Setup of run 1:
// pwmblink
module pwmblink(
    input  logic clk,
    input  logic rst,
    output logic RGB_R,
    output logic RGB_B,
    output logic RGB_G
);
make LEC_CHECK=0 CAP_MARGIN=20 CELL_PAD_IN_SITES_DETAIL_PLACEMENT=0 CORE_ASPECT_RATIO=0.85 CORE_MARGIN=2 CORE_UTILIZATION=72 CTS_CLUSTER_SIZE=21 GPL_TIMING_DRIVEN=1 MIN_ROUTING_LAYER=met1 SETUP_SLACK_MARGIN=4.48 SLEW_MARGIN=20 finish   # period 23.4 ns
run.sh (not shown) runs the stock make flow with config.mk's settings and CLKGATE_MAP_FILE=.
> inputs changed (run 1 -> run 2)
==> flow/config.mk <==
export PLATFORM = sky130hd
export DESIGN_NAME = pwmblink
export DESIGN_NICKNAME = pwmblink
export VERILOG_FILES = /design/flow/design.v
export SDC_FILE = /design/flow/constraint.sdc
export NUM_CORES = 4
export LEC_CHECK = 0
export CAP_MARGIN = 20
export CORE_MARGIN = 2
export CORE_UTILIZATION = 68
export SLEW_MARGIN = 20
==> flow/constraint.sdc <==
create_clock -name core_clock -period 16.2 [get_ports {clk}]
set_input_delay 3.2400 -clock core_clock [delete_from_list [all_inputs] [get_ports {clk}]]
set_output_delay 3.2400 -clock core_clock [all_outputs]
set_load 0.01 [all_outputs]
Results
- Of run 2 and run 1, it is run 2 that has the higher routed wire length.
- Worst hold slack delta (run 2 − run 1): unfavourable
- Diff run 1..run 2 | summed standard-cell area reported by yosys | unchanged
- Run 2: post-synthesis to final-layout area growth is 5.9 points higher than what run 1 reported.
- Relative to run 1, maximum number of pins on one net before global-route repair has decreased by about 3.2% in run 2.
- Run 2: final cell count without fillers is 128 higher than what run 1 reported.
- Run 2 vs. run 1: detailed-placement wirelength estimate went up by 5.9%; count of buffer and inverter cells on the critical path went up by 2.
- In the tables for run 1 and run 2, power share of the clock group reads higher with run 1.
The inputs of run 3 differ from those of run 2 as listed below.
--- a/flow/config.mk
+++ b/flow/config.mk
@@ -9,3 +9,3 @@
 export CORE_MARGIN = 2
-export CORE_UTILIZATION = 68
+export CORE_UTILIZATION = 40
 export SLEW_MARGIN = 20
==> flow/constraint.sdc <==
create_clock -name core_clock -period 24.2 [get_ports {clk}]
set_input_delay 4.8400 -clock core_clock [delete_from_list [all_inputs] [get_ports {clk}]]
set_output_delay 4.8400 -clock core_clock [all_outputs]
set_load 0.01 [all_outputs]
## What came out
Taking run 2 as the reference point, the global-route wire length before repair of run 3 falls by about 0.55%. Re global-route track usage on met3: run 3 and run 2 aren't equal, and the lower value belongs to run 3. Diff run 3..run 2 | number of optimization iterations in the first detailed-route pass | unchanged. Between run 2 and run 3, met3 routed wirelength decreased. On area added between synthesis and finish: run 3 sits below run 2. Comparing run 3 and run 2, the higher total half-perimeter wirelength after legalization and detailed placement was measured on run 2. Diff run 2 -> run 3: number of buffers and inverters on the critical path now sits lower, non-clock buffer count now sits lower, setup slack on the worst flop-to-flop path now sits higher, proportion of cell area occupied by multi-input gates now sits higher.

pwmblink again, from the RTL that the note above started with.
clock: 25.9 ns
lec_check: 0
cap_margin: 20
core_aspect_ratio: 0.64
core_margin: 2
core_utilization: 40
cts_cluster_diameter: 29
cts_cluster_size: 38
hold_slack_margin: 0.28
max_routing_layer: met4
place_density: 0.58
slew_margin: 25
The starting point produced a clean layout.
Then changed:
==> flow/config.mk (replaced) <==
export PLATFORM = sky130hd
export DESIGN_NAME = pwmblink
export DESIGN_NICKNAME = pwmblink
export VERILOG_FILES = /design/flow/design.v
export SDC_FILE = /design/flow/constraint.sdc
export NUM_CORES = 4
export LEC_CHECK = 0
export CAP_MARGIN = 20
export CORE_MARGIN = 2
export CORE_UTILIZATION = 66
export CTS_CLUSTER_DIAMETER = 324
export MAX_ROUTING_LAYER = met4
export SETUP_SLACK_MARGIN = 4.54
export SLEW_MARGIN = 20
==> flow/constraint.sdc (replaced) <==
create_clock -name core_clock -period 31.8 [get_ports {clk}]
set_input_delay 6.3600 -clock core_clock [delete_from_list [all_inputs] [get_ports {clk}]]
set_output_delay 6.3600 -clock core_clock [all_outputs]
set_load 0.01 [all_outputs]
After rerunning: Via count is lower by about 0.7%; setup slack gains 4.6 ns; clock power fell by 24%; worst hold slack stays flat; global-route usage went up by 12 points; clock-buffer cell count does not change; synthesized cell count stays the same; core utilization climbs by 26 points; wire length drops by about 10%; sequential power is lower by 19%; total power came out lower by about 21%.
Then changed:
--- a/flow/config.mk
+++ b/flow/config.mk
@@ -10,3 +10 @@
-export CORE_UTILIZATION = 66
-export CTS_CLUSTER_DIAMETER = 324
-export MAX_ROUTING_LAYER = met4
+export CORE_UTILIZATION = 58
First-iteration DRC count went down by roughly a tenth.
Total power rose slightly.
Synthesized cell count stays the same.
Routed wire length came out higher slightly.
Critical path depth fell by 2.
Clock skew barely changes.
Global-route usage fell by 5.2 points.
Final area increases slightly.
Setup slack is better by 0.15 ns.
Area after synthesis stays the same.

The RTL this note starts from:
==> flow/design.v <==
module pwmblink(
    input  logic clk,
    input  logic rst,
    output logic RGB_R,
    output logic RGB_B,
    output logic RGB_G
);
    parameter CLKMAX = 12000000;  
    logic [31:0] counter;
    logic [8:0] x;  
    logic [7:0] sharktooth;  
    logic [7:0] red;
    logic [7:0] green;
    logic [7:0] blue;
    always_ff @(posedge clk) begin
        if (rst) begin
            counter <= 0;
            x <= 0;
            sharktooth <= 0;
        end else begin
        if (counter >= CLKMAX/360) begin
            counter <= 0;
            if (x >= 359) begin
                x <= 0;
            end
            else begin
                x <= x + 1;
            end
            end
        else begin
            counter <= counter + 1;
        end
        sharktooth <= sharktooth + 1;
        end
    end
    always_comb begin
        if(x < 60) begin
            green = 255*x/60;
            blue = 0;
            red  = 255;
        end else if (x < 120) begin
            green = 255;
            blue = 0;
            red  = 255 - 255*(x-60)/60;
        end else if (x < 180) begin
            green = 255;
            blue = 255*(x-120)/60;
            red  = 0;
        end else if (x < 240) begin
            green = 255 - 255*(x-180)/60;
            blue = 255;
            red  = 0;
        end else if (x < 300) begin
            green = 0;
            blue = 255;
            red  = 255*(x-240)/60;
        end else begin
            green = 0;
            blue = 255 - 255*(x-300)/60;
            red  = 255;
        end
    end
    assign {RGB_R, RGB_G, RGB_B} = {sharktooth < red, sharktooth < green, sharktooth < blue};
endmodule
Settings: LEC_CHECK=0, CAP_MARGIN=20, CORE_MARGIN=2, CORE_UTILIZATION=70, CTS_CLUSTER_DIAMETER=324, MAX_ROUTING_LAYER=met4, SETUP_SLACK_MARGIN=-1.82, SLEW_MARGIN=20; clock period 26.5 ns.
Then changed:
Settings changed: CORE_UTILIZATION 70 to 40, CTS_CLUSTER_DIAMETER 324 to default, MAX_ROUTING_LAYER met4 to default, SETUP_SLACK_MARGIN -1.82 to default.
Clock period 26.5 ns to 40.0 ns, I/O delays scaled along.
Synthesized cell count stays the same. Power came out lower by 36%. Critical path depth came out higher by 2.
Then changed:
Clock period 40.0 ns to 30.2 ns, I/O delays scaled along.
Result: Final cell count hardly moves. Utilization barely changes. Critical path depth falls by 2. Area after synthesis does not change. Count of clock-buffer cells in the layout stays the same. Die area does not change. Final area stays flat. Setup slack gets worse by 7.8 ns. Routed wire length shrinks by 0.35%. Non-clock buffer count went down by 2. Global-route usage stays flat.
Then changed:
Settings changed: CORE_UTILIZATION 40 to 66.
Clock period 30.2 ns to 28.9 ns, I/O delays scaled along.
The changed run ran to the end with no violations.
Core utilization came out higher by 26 points.
Area after synthesis does not change.
Cell count decreases by about 8%.
Final area shrinks by 1.5%.
Hold slack is about the same.
Worst setup slack got worse by 1.5 ns.
Die area goes down by about 40%.

RTL: the design.v shown in full above, as it stands there.
clock: 13.8 ns
lec_check: 0
cap_margin: 5
core_margin: 2
core_utilization: 70
cts_cluster_diameter: 341
slew_margin: 20
The starting point failed in 5_1_grt (GRT-0116).
Then changed:
Settings changed: CAP_MARGIN 5 to 20, CORE_UTILIZATION 70 to 72, CTS_CLUSTER_DIAMETER 341 to default.
After rerunning: The new run died in 4_1_cts. Die size fell by 2.7%. Synthesized cell count is unchanged. Synthesized area is unchanged.
Then changed:
Settings changed: CAP_MARGIN 20 to 5, CORE_UTILIZATION 72 to 68, CTS_CLUSTER_DIAMETER from default to 341.
This time the run never finished: it broke off in 5_1_grt (GRT-0232). Die size grows by 5.7%. Synthesized cell count stays the same. Area after synthesis stays the same.
Then changed:
Settings changed: CORE_UTILIZATION 68 to 67, CTS_CLUSTER_DIAMETER 341 to 351.
Clock period 13.8 ns to 15.1 ns, I/O delays scaled along.
Result: The new run completed and failed the layout checks on negative setup slack. Die area goes up slightly. Synthesized area stays the same. Synthesized cell count does not change.
Then changed:
Settings changed: ABC_AREA from default to 1, CAP_MARGIN 5 to 20, CORE_UTILIZATION 67 to 64, CTS_CLUSTER_DIAMETER 351 to default.
Clock period 15.1 ns to 34.8 ns, I/O delays scaled along.
Outcome: The changed run passed the timing, design-rule and antenna checks; sequential cell count is unchanged; die size climbs by 4.5%; wire length drops by 27%; final cell count drops by 3.0%; area after synthesis barely changes; sequential share of layout area climbs by 0.95 points; critical path depth climbs by 26; non-clock buffer count drops by 502; global-route usage drops by 9.9 points; via count drops by 18%; worst setup slack gains 15 ns.

run M:
// pwmblink: RTL as listed in full above, without the edits since
make LEC_CHECK=0 CAP_MARGIN=20 CELL_PAD_IN_SITES_DETAIL_PLACEMENT=0 CORE_ASPECT_RATIO=0.85 CORE_MARGIN=2 CORE_UTILIZATION=65 GPL_TIMING_DRIVEN=1 MIN_ROUTING_LAYER=met1 SETUP_SLACK_MARGIN=5.0 SLEW_MARGIN=20 finish   # period 22.9 ns
#### Input delta (run A over run M)
- changing SETUP_SLACK_MARGIN from 5.0 to -0.12
- changing CORE_UTILIZATION from 65 to 72
- setting CTS_CLUSTER_SIZE to 32 for the first time
- setting CTS_CLUSTER_DIAMETER to 364 for the first time
- changing the clock period (ns, I/O delays scaled along) from 22.9 to 15.3
## What came out
- Synthesized cell count came out exactly the same in run A and run M.
- Run A: it failed during global routing, and the tool reported GRT-0232.
- Detailed-placement wirelength estimate for run A: about 18% up relative to run M
- [compare] base=run M new=run A: share of synthesized registers carrying an async set or reset now sits at about the same level, area reported by Yosys stat did not really move, placeable core region now sits lower, weighted congestion at the end of routability-driven global placement picked up an extra about 13%.

RTL: the design.v shown in full above, as it stands there.
clock: 21.5 ns
lec_check: 0
abc_area: 0
cap_margin: 20
cell_pad_in_sites_detail_placement: 2
cell_pad_in_sites_global_placement: 1
core_aspect_ratio: 0.85
core_margin: 2
core_utilization: 28
gpl_routability_driven: 0
gpl_timing_driven: 0
max_routing_layer: met4
min_routing_layer: met2
setup_slack_margin: -1.02
slew_margin: 40
The baseline finished but failed the layout checks on negative setup slack.
Then changed:
- ABC_AREA: 0 -> unset
- CELL_PAD_IN_SITES_GLOBAL_PLACEMENT: 1 -> unset
- CORE_UTILIZATION: 28 -> 25
- GPL_ROUTABILITY_DRIVEN: 0 -> unset
- MAX_ROUTING_LAYER: met4 -> unset
- MIN_ROUTING_LAYER: met2 -> met1
- SETUP_SLACK_MARGIN: -1.02 -> 5.0
- SLEW_MARGIN: 40 -> 20
- clock period: 21.5 -> 34.5 ns (I/O delays scaled with it)
Effect:
- With this change the flow produced a clean layout
- first-iteration DRC count shrinks by well over a third
- via count came out lower by about a fifth
- combinational power goes down by a quarter to a third
- final area came out lower slightly
Then changed:
- ABC_AREA: unset -> 1
- CELL_PAD_IN_SITES_DETAIL_PLACEMENT: 2 -> 0
- CORE_ASPECT_RATIO: 0.85 -> 0.5
- CORE_MARGIN: 2 -> 7
- CORE_UTILIZATION: 25 -> 36
- CTS_CLUSTER_DIAMETER: unset -> 229
- CTS_CLUSTER_SIZE: unset -> 54
- PLACE_DENSITY_LB_ADDON: unset -> 0.0
- SLEW_MARGIN: 20 -> 40
- TNS_END_PERCENT: unset -> 5
Effect:
- The new run passed the timing, design-rule and antenna checks
- synthesized cell count climbs by 15%
- routed wire length drops by 33%
- clock power drops by 4.8%
- design area drops by 1.9%
- die area drops by 24%
- sequential cell count stays the same
- first-iteration DRC count drops by 43%
- clock skew climbs by 0.0098 ns
Then changed:
- ABC_AREA: 1 -> unset
- CORE_ASPECT_RATIO: 0.5 -> 0.85
- CORE_MARGIN: 7 -> 2
- CORE_UTILIZATION: 36 -> 69
- CTS_CLUSTER_DIAMETER: 229 -> unset
- CTS_CLUSTER_SIZE: 54 -> unset
- GPL_TIMING_DRIVEN: 0 -> 1
- PLACE_DENSITY_LB_ADDON: 0.0 -> unset
- SETUP_SLACK_MARGIN: 5.0 -> 4.48
- SLEW_MARGIN: 40 -> 20
- TNS_END_PERCENT: 5 -> unset
- clock period: 34.5 -> 17.6 ns (I/O delays scaled with it)
Hold slack is better by 0.015 ns.
Power is higher by 150%.
Non-clock buffer count is higher by 135.
Via count is higher by 16%.
Core utilization is higher by 44 points.
Global-route usage is higher by 24 points.
Sequential power is higher by 93%.
Cell area is higher by 11%.
Routed wire length is higher by 11%.
Then changed:
- CORE_UTILIZATION: 69 -> 67
- CTS_CLUSTER_DIAMETER: unset -> 341
- CTS_CLUSTER_SIZE: unset -> 33
- SETUP_SLACK_MARGIN: 4.48 -> 3.8
- clock period: 17.6 -> 15.3 ns (I/O delays scaled with it)
=> The changed run completed and failed the layout checks on negative setup slack; routed wire length grows by 5.4%; power grows by 30%; synthesized area is unchanged; combinational power grows by 32%; sequential power grows by about 20%; first-iteration DRC count shrinks by 6.8%; worst hold slack improved by 0.012 ns; worst setup slack got worse by 1.7 ns; die area grows by 2.9%; clock power grows by about 10%.
Then changed:
- CORE_UTILIZATION: 67 -> 72
- CTS_CLUSTER_DIAMETER: 341 -> 346
- CTS_CLUSTER_SIZE: 33 -> 21
- SETUP_SLACK_MARGIN: 3.8 -> -0.98
- SLEW_MARGIN: 20 -> 40
- clock period: 15.3 -> 17.6 ns (I/O delays scaled with it)
The new run reached the layout checks and failed them: negative setup slack.
Power is lower by well over a third.
Setup slack improves by 0.039 ns.
Wire length goes down by about a fifth.
Design area went down by about a fifth.

## maple
// pwmblink: RTL as listed in full above, without the edits since
make LEC_CHECK=0 ABC_AREA=1 CAP_MARGIN=20 CORE_ASPECT_RATIO=0.64 CORE_MARGIN=2 CORE_UTILIZATION=40 CTS_CLUSTER_DIAMETER=29 CTS_CLUSTER_SIZE=81 HOLD_SLACK_MARGIN=0.28 MAX_ROUTING_LAYER=met4 MIN_ROUTING_LAYER=met2 PLACE_DENSITY=0.58 SLEW_MARGIN=25 finish   # period 25.9 ns
--- input diff maple..onyx ---
- CELL_PAD_IN_SITES_GLOBAL_PLACEMENT now 3, previously not set
- CORE_MARGIN now 8, was 2
- CORE_UTILIZATION now 63, was 40
Findings:
- For onyx, the flow was terminated by a tool error in global placement without I/O and produced no final design.
- maple -> onyx: instance tally after logic synthesis delta 0, exact match
- When onyx is set beside maple, its die size turns out to be 13000 sq um smaller.
- onyx vs maple — die outline height dropped 13%.
What tundra does differently from onyx at the input level:
- a deleted HOLD_SLACK_MARGIN that had been 0.28
- a change of SLEW_MARGIN from 25 to 20
- a deleted MAX_ROUTING_LAYER that had been met4
- a deleted CTS_CLUSTER_DIAMETER that had been 29
- a deleted ABC_AREA that had been 1
- a deleted CTS_CLUSTER_SIZE that had been 81
- a deleted CELL_PAD_IN_SITES_GLOBAL_PLACEMENT that had been 3
- a deleted MIN_ROUTING_LAYER that had been met2
- a deleted CORE_ASPECT_RATIO that had been 0.64
- a deleted PLACE_DENSITY that had been 0.58
- a change of CORE_UTILIZATION from 63 to 68
- a change of CORE_MARGIN from 8 to 2
- a change of the clock period (ns, I/O delays scaled along) from 25.9 to 24.2
Findings:
- tundra completed every stage of the flow, and the final layout passed the timing, design-rule and antenna checks.
- The area fraction in full adders, half adders and majority gates on tundra is in line with that on onyx.
- Looking at average instance area after synthesis, tundra sits 15% above onyx.
- Fraction of synthesized area in multiplexers: tundra > onyx
- When tundra is set beside onyx, its and-or/or-and share of the synthesized area turns out to be 11 points larger.
- Number of unique standard cell types used by synthesis ended up 39 higher on tundra than on onyx.
The inputs of amber differ from those of tundra as listed below.
- PLACE_DENSITY now 0.38, previously not set
- CTS_CLUSTER_SIZE now 97, previously not set
- ABC_AREA now 1, previously not set
- the clock period (ns, I/O delays scaled along) now 13.5, was 24.2
Notes after the runs:
amber finished every stage; the final checks, however, were not passed, the failures being setup timing. Summary of amber over tundra: post-route cell area increased 18%; number of cells on the critical path increased about 90%; post-synthesis xor/xnor area fraction decreased 3.0 points.
diff inputs: amber => juniper
- an added CTS_CLUSTER_DIAMETER of 382
- a change of CORE_UTILIZATION from 68 to 72
Results
The final report for juniper shows a completed flow and a layout that fails verification, specifically setup timing. What the final checks of amber revealed, after a flow that finished every stage, was a layout that fails on setup timing. Summary of juniper over amber: area of the multi-input gates fell 460 sq um; number of cells upsized or downsized after cts fell 42. Taking amber as the reference point, the number of signal-net buffers in the layout of juniper rises by 10. Via count of the first global-routing pass for juniper: 933 up relative to amber. [compare] base=amber new=juniper: die height decreased 2.7%; sequential share of power saw a decrease. Global-route met3 utilization sits higher in juniper than in amber. Comparing amber and juniper, the higher final critical-path required period was measured on juniper. amber was larger in final cell area than juniper.
For pepper, these inputs were changed with respect to juniper:
- TNS_END_PERCENT now 10, previously not set
- SETUP_SLACK_MARGIN now 0.94, previously not set
Taking juniper as the reference, in pepper latest clock arrival within the worst-skew pair ~0 delta; data arrival at the endpoint of the critical path -190 ps; fill cell total of the finished layout +20%. To summarise pepper: no stage aborted, but the layout did not pass its checks, failing on setup timing. Summary: with juniper as the reference, cell-internal power in pepper moved down by more than 10%. pepper vs. juniper: wire length on met1 lower; total power lower; number of stages on the worst setup path higher. juniper -> pepper: boundary pin count delta 0, exact match. juniper → pepper: die extent in y level, combinational share of power moved up.
No activity file was given, so power comes from the tool's default toggle rates.
